==> inputs of juniper <==
// as2650
module as2650(
	input clk,
	input rst,
	input [7:0] bus_in,
	output [7:0] bus_out,
	output le_lo,
	output le_hi,
	output OEb,
	output WEb,
	output bus_dir,
	output IOC,
	output IOD,
	input [6:0] irqs,
	output flag,
	input sense,
	output reg [7:0] ext_io_addr,
	output reg io_bus_cyc,
	output reg io_bus_we,
	output reg [7:0] io_bus_out,
	input [7:0] io_bus_in,
	output [7:0] debug_psl,
	output [7:0] debug_psu,
	output [32:0] la_data_out,
	input wb_hidden_rom_enable,
	output reg cpu_hidden_rom_enable,
	output WE_ram
);
reg trap;
reg [7:0] irqs_latch;
wire [2:0] irq_num = irqs_latch[7] ? 3'h7 : (irqs_latch[6] ? 3'h6 : (irqs_latch[5] ? 3'h5 : (irqs_latch[4] ? 3'h4 : (irqs_latch[3] ? 3'h3 : (irqs_latch[2] ? 3'h2 : (irqs_latch[1] ? 3'h1 : 3'h0))))));
reg [7:0] regs [7:0];
reg [7:0] psu;
assign debug_psu = psu;
assign flag = psu[6];
reg [7:0] psl;
assign debug_psl = psl;
reg [15:0] stack [15:0];
wire [15:0] TOS = stack[psu[3:0] - 1];
reg [12:0] PC;
reg [2:0] page_reg; 
reg [11:0] ivectors_base;
reg [15:0] last_addr;
reg [3:0] cycle;
reg [7:0] insin;
reg [15:0] instruction_args_latch;
reg extend;
reg [1:0] warmup;
reg halted;
  ...
==> flow/config.mk <==
export PLATFORM = sky130hd
export DESIGN_NAME = as2650
export DESIGN_NICKNAME = as2650
export VERILOG_FILES = /design/flow/design.v
export SDC_FILE = /design/flow/constraint.sdc
export NUM_CORES = 4
export LEC_CHECK = 0
export CAP_MARGIN = 30
export CELL_PAD_IN_SITES_DETAIL_PLACEMENT = 0
export CORE_ASPECT_RATIO = 1.12
export CORE_MARGIN = 5
export CORE_UTILIZATION = 54
export GPL_TIMING_DRIVEN = 1
export MAX_ROUTING_LAYER = met4
export MIN_ROUTING_LAYER = met1
export PLACE_DENSITY_LB_ADDON = 0.27
export SETUP_SLACK_MARGIN = 0.98
export SLEW_MARGIN = 15
==> flow/constraint.sdc <==
create_clock -name core_clock -period 9.57 [get_ports {clk}]
set_input_delay 1.9140 -clock core_clock [delete_from_list [all_inputs] [get_ports {clk}]]
set_output_delay 1.9140 -clock core_clock [all_outputs]
set_load 0.01 [all_outputs]
run.sh (not shown) runs the stock make flow with config.mk's settings and CLKGATE_MAP_FILE=.
==> quartz (differences from juniper) <==
CELL_PAD_IN_SITES_DETAIL_PLACEMENT = 1   (was 0)
CORE_MARGIN = 2   (was 5)
CORE_UTILIZATION = 70   (was 54)
PLACE_DENSITY_LB_ADDON = 0.12   (was 0.27)
==> flow/constraint.sdc (replaced) <==
create_clock -name core_clock -period 15.0 [get_ports {clk}]
set_input_delay 3.0000 -clock core_clock [delete_from_list [all_inputs] [get_ports {clk}]]
set_output_delay 3.0000 -clock core_clock [all_outputs]
set_load 0.01 [all_outputs]
==> onyx (differences from juniper) <==
ABC_AREA = 1   (was default)
CAP_MARGIN = 20   (was 30)
CELL_PAD_IN_SITES_DETAIL_PLACEMENT = default   (was 0)
CELL_PAD_IN_SITES_GLOBAL_PLACEMENT = 3   (was default)
CORE_ASPECT_RATIO = default   (was 1.12)
CORE_MARGIN = 2   (was 5)
CORE_UTILIZATION = 58   (was 54)
GPL_TIMING_DRIVEN = 0   (was 1)
HOLD_SLACK_MARGIN = 0.16   (was default)
MAX_ROUTING_LAYER = default   (was met4)
MIN_ROUTING_LAYER = default   (was met1)
PLACE_DENSITY_LB_ADDON = 0.02   (was 0.27)
SETUP_SLACK_MARGIN = default   (was 0.98)
SLEW_MARGIN = 25   (was 15)
==> flow/constraint.sdc (replaced) <==
create_clock -name core_clock -period 16.0 [get_ports {clk}]
set_input_delay 3.2000 -clock core_clock [delete_from_list [all_inputs] [get_ports {clk}]]
set_output_delay 3.2000 -clock core_clock [all_outputs]
set_load 0.01 [all_outputs]
==> results <==
quartz ended with an error in 3_5_place_dp (DPL-0033). onyx ended with an error in 3_1_place_gp_skip_io (FLW-0024). juniper completed with no timing, DRC or antenna violations. The lowest die size belongs to quartz, the highest to juniper. In area after synthesis, juniper and quartz do not differ. Synthesized cell count: juniper is lower than onyx (about 20%).
==> figures <==
| metric | juniper | quartz | onyx |
|---|---|---|---|
| Share of synthesized cell area in and, or, nand and nor gates | 17.2% | 17.2% | 24.7% |
| XOR-XNOR Cells, Area Fraction | 3.56% | 3.56% | 2.23% |
| Most popular library cell in the synthesized design by count | sky130_fd_sc_hd__nor2_1 | sky130_fd_sc_hd__nor2_1 | sky130_fd_sc_hd__nand2_1 |
| FP Util | 54.5% | 70.9% | 59.0% |
| Die X-Extent | 248 um | 213 um | 249 um |
| Ao+oa area frac | 20.2% | 20.2% | 19.8% |
| Share of the synthesized area in the top cell type | 29.0% | 29.0% | 28.4% |
| Outcome | finished clean | stopped before the end | stopped before the end |
| Last stage reached | - | 3_5_place_dp | 3_1_place_gp_skip_io |
| Core Footprint | 62,600 um2 | 48,200 um2 | 59,200 um2 |
| Count of buffers from port buffering | 111 | 111 | - |
| Distinct cell type count of the synthesized netlist | 92 | 92 | 71 |
| Number of standard cells reported by yosys | 3,778 | 3,778 | 4,725 |
| Area of the mapped netlist | 34,100 um2 | 34,100 um2 | 34,900 um2 |
| Average instance area after synthesis | 9.04 um2 | 9.04 um2 | 7.39 um2 |
| Std cell rows | 97 | 85 | 89 |
| Post-synth seq share | 37.6% | 37.6% | 36.8% |
| Total die size | 68,400 um2 | 50,600 um2 | 62,200 um2 |
| Final weighted congestion of routability-driven global placement | 1.15 | 1.34 | - |

* * *

==> run G <==
Starting RTL as in the previous note.
make LEC_CHECK=0 ABC_AREA=1 CAP_MARGIN=30 CELL_PAD_IN_SITES_DETAIL_PLACEMENT=1 CORE_ASPECT_RATIO=1.12 CORE_MARGIN=2 CORE_UTILIZATION=70 CTS_CLUSTER_DIAMETER=231 GPL_TIMING_DRIVEN=1 MAX_ROUTING_LAYER=met4 MIN_ROUTING_LAYER=met1 PLACE_DENSITY_LB_ADDON=0.12 SETUP_SLACK_MARGIN=0.98 SLEW_MARGIN=15 finish   # period 12.1 ns
==> run A: changes against run G <==
Settings changed: ABC_AREA 1 to not set, CAP_MARGIN 30 to 20, CELL_PAD_IN_SITES_DETAIL_PLACEMENT 1 to not set, CORE_ASPECT_RATIO 1.12 to not set, CORE_UTILIZATION 70 to 45, CTS_CLUSTER_DIAMETER 231 to not set, GPL_TIMING_DRIVEN 1 to not set, MAX_ROUTING_LAYER met4 to not set, MIN_ROUTING_LAYER met1 to not set, PLACE_DENSITY_LB_ADDON 0.12 to not set, SETUP_SLACK_MARGIN 0.98 to 1.39, SLEW_MARGIN 15 to 20.
==> flow/constraint.sdc (replaced) <==
create_clock -name core_clock -period 8.19 [get_ports {clk}]
set_input_delay 1.6380 -clock core_clock [delete_from_list [all_inputs] [get_ports {clk}]]
set_output_delay 1.6380 -clock core_clock [all_outputs]
set_load 0.01 [all_outputs]
==> run H: changes against run G <==
Settings changed: ABC_AREA 1 to not set, CAP_MARGIN 30 to 20, CELL_PAD_IN_SITES_DETAIL_PLACEMENT 1 to not set, CORE_ASPECT_RATIO 1.12 to not set, CORE_UTILIZATION 70 to 40, CTS_CLUSTER_DIAMETER 231 to not set, GPL_TIMING_DRIVEN 1 to not set, MAX_ROUTING_LAYER met4 to not set, MIN_ROUTING_LAYER met1 to not set, PLACE_DENSITY_LB_ADDON 0.12 to not set, SETUP_SLACK_MARGIN 0.98 to not set, SLEW_MARGIN 15 to 20.
==> flow/constraint.sdc (replaced) <==
create_clock -name core_clock -period 16.0 [get_ports {clk}]
set_input_delay 3.2000 -clock core_clock [delete_from_list [all_inputs] [get_ports {clk}]]
set_output_delay 3.2000 -clock core_clock [all_outputs]
set_load 0.01 [all_outputs]
==> results <==
metric                                                                              run G                             run H                    run A
Summed instance area of the synthesized netlist                                0.0349 mm2                        0.0341 mm2               0.0341 mm2
Clock sink count                                                                        -                               477                      477
Maximum buffer depth of the clock tree                                                  -                                 3                        3
Gate power share                                                                        -                             10.2%                    11.2%
Total combinational power                                                               -                          0.295 mW                 0.643 mW
Cell leakage power                                                                      -                           13.7 nW                  15.7 nW
Routing usage on met3                                                                   -                             9.00%                    11.3%
Chip area                                                                      0.0517 mm2                        0.0877 mm2               0.0781 mm2
Number of tap cells added at floorplan                                                  -                              1144                      978
Area added between synthesis and finish                                                 -                             13.8%                    24.9%
Top Usage Layer GRT                                                                     -                              met2                     met2
Hold-fix buffers at CTS                                                                 -                                 0                        0
P_int                                                                                   -                           2.13 mW                  4.22 mW
Kind of end point of the critical path                                                  -                        output pin               output pin
Final standard cell count with taps included and fillers excluded                       -                              5034                     5204
Mapped Cells                                                                         4725                              3778                     3778
AND/OR/NAND/NOR Cells, Area Fraction                                                24.7%                             17.2%                    17.2%
Crit Path Max Fanout                                                                    -                                21                        6
Wire length after detailed routing                                                      -                            156 mm                   166 mm
Status                                                             stopped before the end           complete, no violations  complete, no violations
Stage where the flow stopped                                                 3_5_place_dp                                 -                        -
CP max stage cell                                                                       -  sky130_fd_sc_hd__clkdlybuf4s50_1  sky130_fd_sc_hd__mux4_2
First-pass GRT wire length                                                              -                            222 mm                   234 mm
Mean post-synth cell area                                                        7.39 um2                          9.04 um2                 9.04 um2
Power figures rest on the tool's default switching activity, not on a simulated workload.
